Setup of build 70:
==> flow/design.v <==
module averager
    #(parameter int
        power = 8,  
        N = 12)     
    (
        input logic clk,
        reset,
        EN,
        input logic [N-1:0] Din,    
        output logic [N-1:0] Q      
    );
    logic [N-1:0] REG_ARRAY [2**power:1];
    logic [power+N-1:0] sum;
    assign Q = sum[power+N-1:power];
    always_ff @(posedge clk) begin
        if (reset) begin
            sum <= 0;
            for (int j = 1; j <= 2**power; j++) begin
                REG_ARRAY[j] <= 0;
            end
        end
        else if (EN) begin
            sum <= sum + Din - REG_ARRAY[2**power];
            for (int j = 2**power; j > 1; j--) begin
                REG_ARRAY[j] <= REG_ARRAY[j-1];
            end
            REG_ARRAY[1] <= Din;
        end
    end
endmodule
module adc_processing #(
    parameter int SCALING_FACTOR = 310866,
    parameter int SHIFT_FACTOR   = 19,
    parameter int NEGATIVE_FACTOR = 12
) (
    input  logic        clk,
    input  logic        reset,
    input  logic        ready,
    input  logic [15:0] data,
    output logic [15:0] ave_data,
    output logic [15:0] scaled_adc_data
);
    localparam int SCALING_FACTOR_WIDTH = $clog2(SCALING_FACTOR) + 1;
    localparam int INTERMEDIATE_WIDTH = 16 + SCALING_FACTOR_WIDTH;
    logic [INTERMEDIATE_WIDTH-1:0] scaled_adc_data_temp; 
    logic [15:0] scaled_adc_data_pipe;
    averager #(
        .power(8),  
        .N(16)      
    ) AVERAGER (
        .reset(reset),
        .clk(clk),
        .EN(ready),
        .Din(data),
        .Q(ave_data)
    );
    always_ff @(posedge clk) begin
        if (reset) begin
            scaled_adc_data <= 0;
            scaled_adc_data_temp <= 0;
            scaled_adc_data_pipe <= 0;
        end
        else if (ready) begin
            scaled_adc_data_temp <= ave_data * SCALING_FACTOR;             
            scaled_adc_data_pipe <= scaled_adc_data_temp >> SHIFT_FACTOR;  
            scaled_adc_data      <= scaled_adc_data_pipe - 12;             
        end                                                
    end                                                    
endmodule
clock: 3.38 ns
lec_check: 0
cap_margin: 20
core_aspect_ratio: 0.75
core_margin: 2
core_utilization: 68
cts_cluster_diameter: 202
cts_cluster_size: 15
gpl_routability_driven: 0
setup_slack_margin: 0.5
slew_margin: 25
run.sh (not shown) runs the stock make flow with config.mk's settings and CLKGATE_MAP_FILE=.
Status build 70: flow complete, layout not clean - setup timing
Relative to build 70, the following input files were edited for build 71:
- a deleted CORE_ASPECT_RATIO that had been 0.75
- a deleted CTS_CLUSTER_DIAMETER that had been 202
- a change of SETUP_SLACK_MARGIN from 0.5 to 0.93
- a change of CTS_CLUSTER_SIZE from 15 to 13
- an added ABC_AREA of 1
- a deleted GPL_ROUTABILITY_DRIVEN that had been 0
- a change of SLEW_MARGIN from 25 to 20
- a change of the clock period (ns, I/O delays scaled along) from 3.38 to 3.5
Build 70 had finished all stages when the layout checks came back failing, citing setup timing.
Build 71 finished all stages; layout check result: FAIL, due to setup timing.
Build 71 reports a lower fraction of power consumed by combinational cells than build 70 does.
Build 71 vs. build 70: cell row count has increased, arrival time of the worst setup path moved down, met2 track demand over resource in global routing went up 8.0 points, met3 routing resource usage after global routing shows a reduction of 0.17 points.
### build 71 -> build 8
- setting GPL_TIMING_DRIVEN to 0 for the first time
- removing SETUP_SLACK_MARGIN (formerly 0.93)
- removing CTS_CLUSTER_SIZE (formerly 13)
- changing CORE_UTILIZATION from 68 to 40
- changing the clock period (ns, I/O delays scaled along) from 3.5 to 10.0
Findings:
- In summary, build 8 completed successfully, with a layout that passed the timing, design-rule and antenna checks.
- Build 71 has lower transition at the pin with the smallest max-transition slack than build 8.
- In the reports for build 71 and build 8, the larger die area belongs to build 8.
- Build 71 → build 8: met3 layer wire length in the routed design saw an increase, flip-flop count saw little to no change, clock-pin slew reported for the worst setup and hold paths after clock tree synthesis saw little to no change.
- Re sequential group power: build 71 and build 8 aren't equal, and the lower value belongs to build 8.
- Across both runs, minimum clock period after layout was higher for build 8 than for build 71.
diff inputs: build 8 => build 82
- setting PLACE_DENSITY_LB_ADDON to 0.15 for the first time
- setting CTS_CLUSTER_SIZE to 14 for the first time
- removing GPL_TIMING_DRIVEN (formerly 0)
- changing CORE_UTILIZATION from 40 to 72
- setting SETUP_SLACK_MARGIN to 1.3 for the first time
- changing the clock period (ns, I/O delays scaled along) from 10.0 to 4.43
## What came out
- Every stage of build 82 finished as expected; the final checks, on the other hand, flagged setup timing, which means the layout fails.
- Taking build 82 over build 8, the total of fill cells in the finished design ratio works out to 0.38.
- Max switching power across build 82 and build 8: build 82
- Build 82 ends up with lower layout clock buffer count than build 8 does.
- Looking at utilization across build 82 and build 8, the one that comes out higher is build 82.
- Build 82 vs build 8 — per-cell via count in the routed design climbed by more than 10%
For build 50, these inputs were changed with respect to build 82:
- clearing SETUP_SLACK_MARGIN, which used to be 1.3
- clearing PLACE_DENSITY_LB_ADDON, which used to be 0.15
- swapping 14 for 13 in CTS_CLUSTER_SIZE
- clearing ABC_AREA, which used to be 1
- swapping 4.43 for 3.5 in the clock period (ns, I/O delays scaled along)
Notes after the runs:
None of the runs build 82 and build 50 ends with a clean layout. No crash in build 50: every stage finished, but the layout fails its final checks due to setup timing. The number of buffer and inverter instances along the worst setup path reported for build 50 is smaller than that of build 82 by 1. Build 50 vs build 82, sequential fraction of total cell area went down by 1.3 points. The lower logic area of build 82 and build 50 is in build 82.
Edits applied to the flow inputs when going from build 50 to build 33:
- PLACE_DENSITY: unset -> 0.6
- CORE_UTILIZATION: 72 -> 37
- CTS_CLUSTER_SIZE: 13 -> unset
- the clock period (ns, I/O delays scaled along): 3.5 -> 6.29
==> results <==
- Both conditions hold for build 33: the flow ran to the end and the final layout passed the timing, design-rule and antenna checks.
- In build 33, the clock share of power came out 6.1 points above the value in build 50.
- Compared to build 50, build 33 has part of the total power dissipated in sequential elements 2.1 points higher.
- Compared with build 50, placement density in the core of build 33 is lower.
Power figures rest on the tool's default switching activity, not on a simulated workload.
